Setup of job 101:
// Cfu
module Cfu (
    input               cmd_valid,
    output              cmd_ready,
    input      [9:0]    cmd_payload_function_id,
    input      [31:0]   cmd_payload_inputs_0,
    input      [31:0]   cmd_payload_inputs_1,
    output reg          rsp_valid,
    input               rsp_ready,
    output reg [31:0]   rsp_payload_outputs_0,
    input               reset,
    input               clk
);
    wire signed [15:0] prod_0, prod_1, prod_2, prod_3;
    assign prod_0 = ($signed(cmd_payload_inputs_0[7:0])) * $signed(cmd_payload_inputs_1[7:0]);
    assign prod_1 = ($signed(cmd_payload_inputs_0[15:8])) * $signed(cmd_payload_inputs_1[15:8]);
    assign prod_2 = ($signed(cmd_payload_inputs_0[23:16])) * $signed(cmd_payload_inputs_1[23:16]);
    assign prod_3 = ($signed(cmd_payload_inputs_0[31:24])) * $signed(cmd_payload_inputs_1[31:24]);
    wire signed [31:0] sum_prods;
    assign sum_prods = prod_0 + prod_1 + prod_2 + prod_3;
    assign cmd_ready = ~rsp_valid;   
    always @(posedge clk) begin
  ...
==> flow/config.mk <==
export PLATFORM = sky130hd
export DESIGN_NAME = Cfu
export DESIGN_NICKNAME = Cfu
export VERILOG_FILES = /design/flow/design.v
export SDC_FILE = /design/flow/constraint.sdc
export NUM_CORES = 4
export LEC_CHECK = 0
export CAP_MARGIN = 20
export CORE_MARGIN = 2
export CORE_UTILIZATION = 72
export CTS_CLUSTER_DIAMETER = 388
export CTS_CLUSTER_SIZE = 10
export HOLD_SLACK_MARGIN = 0.3
export PLACE_DENSITY = 0.36
export SLEW_MARGIN = 20
export TNS_END_PERCENT = 5
==> flow/constraint.sdc <==
create_clock -name core_clock -period 5.45 [get_ports {clk}]
set_input_delay 1.0900 -clock core_clock [delete_from_list [all_inputs] [get_ports {clk}]]
set_output_delay 1.0900 -clock core_clock [all_outputs]
set_load 0.01 [all_outputs]
run.sh (not shown) runs the stock make flow with config.mk's settings and CLKGATE_MAP_FILE=.
Job 101: flow complete, layout not clean; failing: negative setup slack
--- input diff job 101..job 102 ---
- CTS_CLUSTER_SIZE removed (was 10)
- CORE_UTILIZATION changed from 72 to 71
- PLACE_DENSITY removed (was 0.36)
- CTS_CLUSTER_DIAMETER removed (was 388)
- HOLD_SLACK_MARGIN removed (was 0.3)
- PLACE_DENSITY_LB_ADDON newly set to 0.24
- the clock period (ns, I/O delays scaled along) changed from 5.45 to 9.92
[summary]
Nothing crashed in job 102 and all stages finished; the problem is that the final layout failed, the offending checks being negative setup slack.
In the metrics for job 101 and job 102, the one carrying the higher multi-input logic area is job 101.
The sequential share of layout area on job 101 is in line with that on job 102.
Worst-case hold slack: job 102 vs job 101 down 34 ps
Relative to job 102, the following input files were edited for job 103:
- CTS_CLUSTER_DIAMETER now 219, previously not set
- ABC_AREA now 1, previously not set
- CTS_CLUSTER_SIZE now 10, previously not set
==> comparison <==
- Each of job 103 and job 102 falls short of a clean finish.
- Every stage of job 103 finished as expected; the final checks, on the other hand, flagged negative setup slack, which means the layout fails.
- The flow for job 102 finished, though final verification flagged negative setup slack.
- Side by side, weighted congestion reported at the end of routability-driven placement turned out lower in job 103 than in job 102.
- Of the two values seen for worst setup path endpoint, rsp_payload_outputs_0[27] was produced by job 103 and rsp_payload_outputs_0[28] by job 102.
- Job 103 vs job 102 on wire length of the first global-routing pass: job 103 is the lower one.
- Yosys stat cell total delta for job 103 relative to job 102: about 32% higher
- Final design instance area without fill deteriorates in job 103 relative to job 102.
- In job 103 relative to job 102, number of inverters outside the clock class in the layout had gone up by more than half.
- Looking only at xor/xnor share of the synthesized area, and setting everything else aside, the lower value of job 103 and job 102 goes to job 103.
#### Input delta (job 104 over job 103)
- a deleted PLACE_DENSITY_LB_ADDON that had been 0.24
- a deleted CTS_CLUSTER_SIZE that had been 10
- a deleted TNS_END_PERCENT that had been 5
- a change of CORE_UTILIZATION from 71 to 63
- a deleted ABC_AREA that had been 1
- a deleted CTS_CLUSTER_DIAMETER that had been 219
- a change of the clock period (ns, I/O delays scaled along) from 9.92 to 9.19
Findings:
Going from job 103 to job 104, number of setup buffers added after CTS now sits higher; cell area now smaller; total track usage lower; height of the die moved up. In the reports for job 104 and job 103, the smaller share of the core filled with cells in the final layout belongs to job 104. Job 104 vs. job 103: mean instance size in the synthesized netlist increased 22%; length of the first detailed-routing pass in iterations decreased 1. On setup slack, the higher figure sits with job 103, not job 104. Job 104: complete, dirty (negative setup slack). Diff job 104..job 103 | proportion of cell area occupied by registers | negligible.
Input changes introduced in job 105 (baseline for comparison: job 104):
- CORE_UTILIZATION now 40, was 63
- the clock period (ns, I/O delays scaled along) now 12.0, was 9.19
## What came out
Job 105 ended with every stage complete and zero timing, DRC or antenna violations.
Job 104 completed end to end; final checks failed (negative setup slack).
Taking job 104 as the reference, in job 105 TritonCTS buffer count saw little to no change, area fraction in xor and xnor cells saw little to no change, setup slack of the worst register-to-register path saw an increase, antenna diode count saw a decrease, setup slack saw an increase.
Job 104 → job 105: total non-filler cell area in the finished layout lost 15%; hold slack roughly the same.
Job 105: count of cell instances traversed by the critical path 9.1% below job 104

fjord:
Starting RTL as in the previous note.
Settings: LEC_CHECK=0, CAP_MARGIN=20, CORE_MARGIN=2, CORE_UTILIZATION=72, CTS_CLUSTER_DIAMETER=27, CTS_CLUSTER_SIZE=24, PLACE_DENSITY_LB_ADDON=0.19, SLEW_MARGIN=20; clock period 9.86 ns.
In fjord the implementation ran to completion but is not tape-out ready, as the final checks report setup timing.
Edits applied to the flow inputs when going from fjord to lagoon:
Settings: TNS_END_PERCENT newly set to 5; PLACE_DENSITY newly set to 0.38; PLACE_DENSITY_LB_ADDON removed (was 0.19); CTS_CLUSTER_SIZE changed from 24 to 80; HOLD_SLACK_MARGIN newly set to -0.1.
Notes after the runs:
lagoon: complete, dirty (setup timing). Changes observed in lagoon relative to fjord: largest incremental delay on the critical path lost 100 ps; detailed-route via count -about 16%; number of setup buffers added after CTS moved down; fill cell instance count of the final layout higher. Of fjord and lagoon, the run reporting the lower layout overhead on the synthesized area was lagoon.
## Diff of input files: ember against lagoon
Settings: removing CTS_CLUSTER_SIZE (formerly 80); removing PLACE_DENSITY (formerly 0.38); removing TNS_END_PERCENT (formerly 5); changing CORE_UTILIZATION from 72 to 66; removing HOLD_SLACK_MARGIN (formerly -0.1); changing the clock period (ns, I/O delays scaled along) from 9.86 to 9.96.
- Note that the die size recorded for ember amounts to 1.09 times the value seen in lagoon.
- STATUS run=ember STAGES=ALL_DONE FINAL_CHECKS=FAILED CAUSE=setup timing
- [compare] base=lagoon new=ember: post-route core utilization fell 3.0 points, global-route usage saw a decrease.
- rsp_payload_outputs_0[31] as the endpoint of the worst setup timing path was reported by ember, and rsp_payload_outputs_0[26] by lagoon.
The following lists how yarrow was set up differently from ember:
Settings: CORE_UTILIZATION: 66 -> 68; CTS_CLUSTER_DIAMETER: 27 -> unset; CTS_CLUSTER_SIZE: unset -> 31; the clock period (ns, I/O delays scaled along): 9.96 -> 8.64.
## What came out
In yarrow the implementation ran to completion but is not tape-out ready, as the final checks report setup timing.
[compare] base=ember new=yarrow: total routing resource utilization after global routing higher; area added between synthesis and finish higher; count of TritonRoute iterations in the first routing pass higher; met1 usage higher.
Looking at yarrow and ember, the clock network contribution to total cell area is a wash.
Re core utilization: yarrow is 3.1 points up on ember.
Compared with ember, yarrow shows a lower met3 capacity usage during global routing.
In yarrow the via count turned out 572 higher than in ember.
ember → yarrow: final cell count shows an increase of 13; cell area shows an increase of 1.9%.
